Setup of run A:
Design UT_TOP, start of the top module:
module UT_TOP (
    clk, 
    rst_n, 
    in_valid, 
    in_time,
    out_valid, 
    out_display, 
    out_day
);
Size in the first run: ~2,400 cells after synthesis, roughly 86 flip-flops, roughly 15,000 um2 of cells after synthesis.
make LEC_CHECK=0 ABC_AREA=1 CAP_MARGIN=40 CORE_ASPECT_RATIO=1.35 CORE_MARGIN=2 CORE_UTILIZATION=72 CTS_CLUSTER_DIAMETER=69 CTS_CLUSTER_SIZE=10 HOLD_SLACK_MARGIN=0.29 SLEW_MARGIN=20 finish   # period 12.3 ns
run.sh (not shown) runs the stock make flow with config.mk's settings and CLKGATE_MAP_FILE=.
What ended run A was a tool error in global routing; the run never finished.
Relative to run A, the following input files were edited for run B:
# run A
export LEC_CHECK = 0
export ABC_AREA = 1
export CAP_MARGIN = 40
export CORE_ASPECT_RATIO = 1.35
export CORE_MARGIN = 2
export CORE_UTILIZATION = 72
export CTS_CLUSTER_DIAMETER = 69
export CTS_CLUSTER_SIZE = 10
export HOLD_SLACK_MARGIN = 0.29
export SLEW_MARGIN = 20
create_clock -name core_clock -period 12.3 [get_ports {clk}]
# run B
export LEC_CHECK = 0
export CAP_MARGIN = 20
export CORE_MARGIN = 2
export CORE_UTILIZATION = 68
export CTS_CLUSTER_SIZE = 13
export SLEW_MARGIN = 20
create_clock -name core_clock -period 12.2 [get_ports {clk}]
Notes after the runs:
- Diff run A -> run B: chip area line of the yosys report increased by 3.4% relative to the old numbers; area of the core increased by about 10% relative to the old numbers; synthesized cell count decreased by about 9% relative to the old numbers.
- Among run A and run B, the run that stopped before the end is run A, and it is the only one.
- Run A failed in global routing with GRT-0116.
- Diff run A -> run B: core utilization before placement -4.2 points; final estimated routing congestion in global placement -0.11; die span in x +27 um.
Input-level comparison between run C and run B:
# run B
export LEC_CHECK = 0
export CAP_MARGIN = 20
export CORE_MARGIN = 2
export CORE_UTILIZATION = 68
export CTS_CLUSTER_SIZE = 13
export SLEW_MARGIN = 20
create_clock -name core_clock -period 12.2 [get_ports {clk}]
# run C
export LEC_CHECK = 0
export ABC_AREA = 1
export CAP_MARGIN = 20
export CORE_MARGIN = 2
export CORE_UTILIZATION = 71
export SLEW_MARGIN = 20
create_clock -name core_clock -period 14.4 [get_ports {clk}]
From run B to run C the numbers moved as follows: distinct cell type count after synthesis down 37; post-synth area from yosys stat went down by 3.2%; area after detailed placement went down by about 14%; synthesized cell count now sits higher; synthesized-area fraction occupied by ao, oa, aoi and oai cells -7.7 points. Taking run B as the reference point, the die size of run C falls by 1700 um2. Number of cells in the design after placement went up slightly going from run B to run C. Against run B, run C comes in 9.6% higher on floorplan net count. A largest family of logic cells by area of AND-OR/OR-AND gates is what run B shows, while simple AND/OR/NAND/NOR gates belongs to run C. Row xor-xnor portion of the synthesized cell area: run C lower / run B higher. global routing: run C exited with error.
## Diff of input files: run D against run C
# run C
export LEC_CHECK = 0
export ABC_AREA = 1
export CAP_MARGIN = 20
export CORE_MARGIN = 2
export CORE_UTILIZATION = 71
export SLEW_MARGIN = 20
create_clock -name core_clock -period 14.4 [get_ports {clk}]
# run D
export LEC_CHECK = 0
export CAP_MARGIN = 20
export CORE_MARGIN = 2
export CORE_UTILIZATION = 41
export SLEW_MARGIN = 20
create_clock -name core_clock -period 14.8 [get_ports {clk}]
==> results <==
Looking across run C and run D, the single run that reached the end with no open violations was run D.
No final results exist for run C, since it was stopped by error GRT-0232 during global routing.
Going from run C to run D, simple-gate area share of the yosys netlist lost 5.7 points, instance count of the mapped netlist fell about 9%, total die size increased 17,000 um2.
[inputs] run E vs run D
# run D
export LEC_CHECK = 0
export CAP_MARGIN = 20
export CORE_MARGIN = 2
export CORE_UTILIZATION = 41
export SLEW_MARGIN = 20
create_clock -name core_clock -period 14.8 [get_ports {clk}]
# run E
export LEC_CHECK = 0
export CAP_MARGIN = 20
export CORE_MARGIN = 2
export CORE_UTILIZATION = 72
export CTS_CLUSTER_SIZE = 61
export PLACE_DENSITY_LB_ADDON = 0.0
export SLEW_MARGIN = 20
create_clock -name core_clock -period 7.54 [get_ports {clk}]
[summary]
Run E | ERROR | global routing
Summary of run E over run D: half-perimeter wire length of the detailed placement result shows an increase of about 10%, area after synthesis held.
Diff run D -> run E | area of the die | down by more than a quarter
Taking run D as the reference, in run E initial standard-cell utilization of the core moved up, final RePlAce weighted congestion moved up, floorplan die width moved down.
diff inputs: run E => run F
# run E
export LEC_CHECK = 0
export CAP_MARGIN = 20
export CORE_MARGIN = 2
export CORE_UTILIZATION = 72
export CTS_CLUSTER_SIZE = 61
export PLACE_DENSITY_LB_ADDON = 0.0
export SLEW_MARGIN = 20
create_clock -name core_clock -period 7.54 [get_ports {clk}]
# run F
export LEC_CHECK = 0
export CAP_MARGIN = 20
export CORE_MARGIN = 2
export CORE_UTILIZATION = 40
export SLEW_MARGIN = 20
create_clock -name core_clock -period 14.8 [get_ports {clk}]
## What came out
Having completed the whole flow, run F delivered a layout that passed the timing, design-rule and antenna checks.
Tool error GRT-0116 stopped run E during global routing; no final results.
Note that the area of the core recorded for run F amounts to 1.8 times the value seen in run E.
Run F against run E: height of the die up 33%, number of buffers inserted by post-CTS setup repair down 45, detailed-placement wirelength estimate has decreased, placed instance area dropped 8.7%.
From run F to run E, number of flops mapped to enable cells by yosys did not move at all.
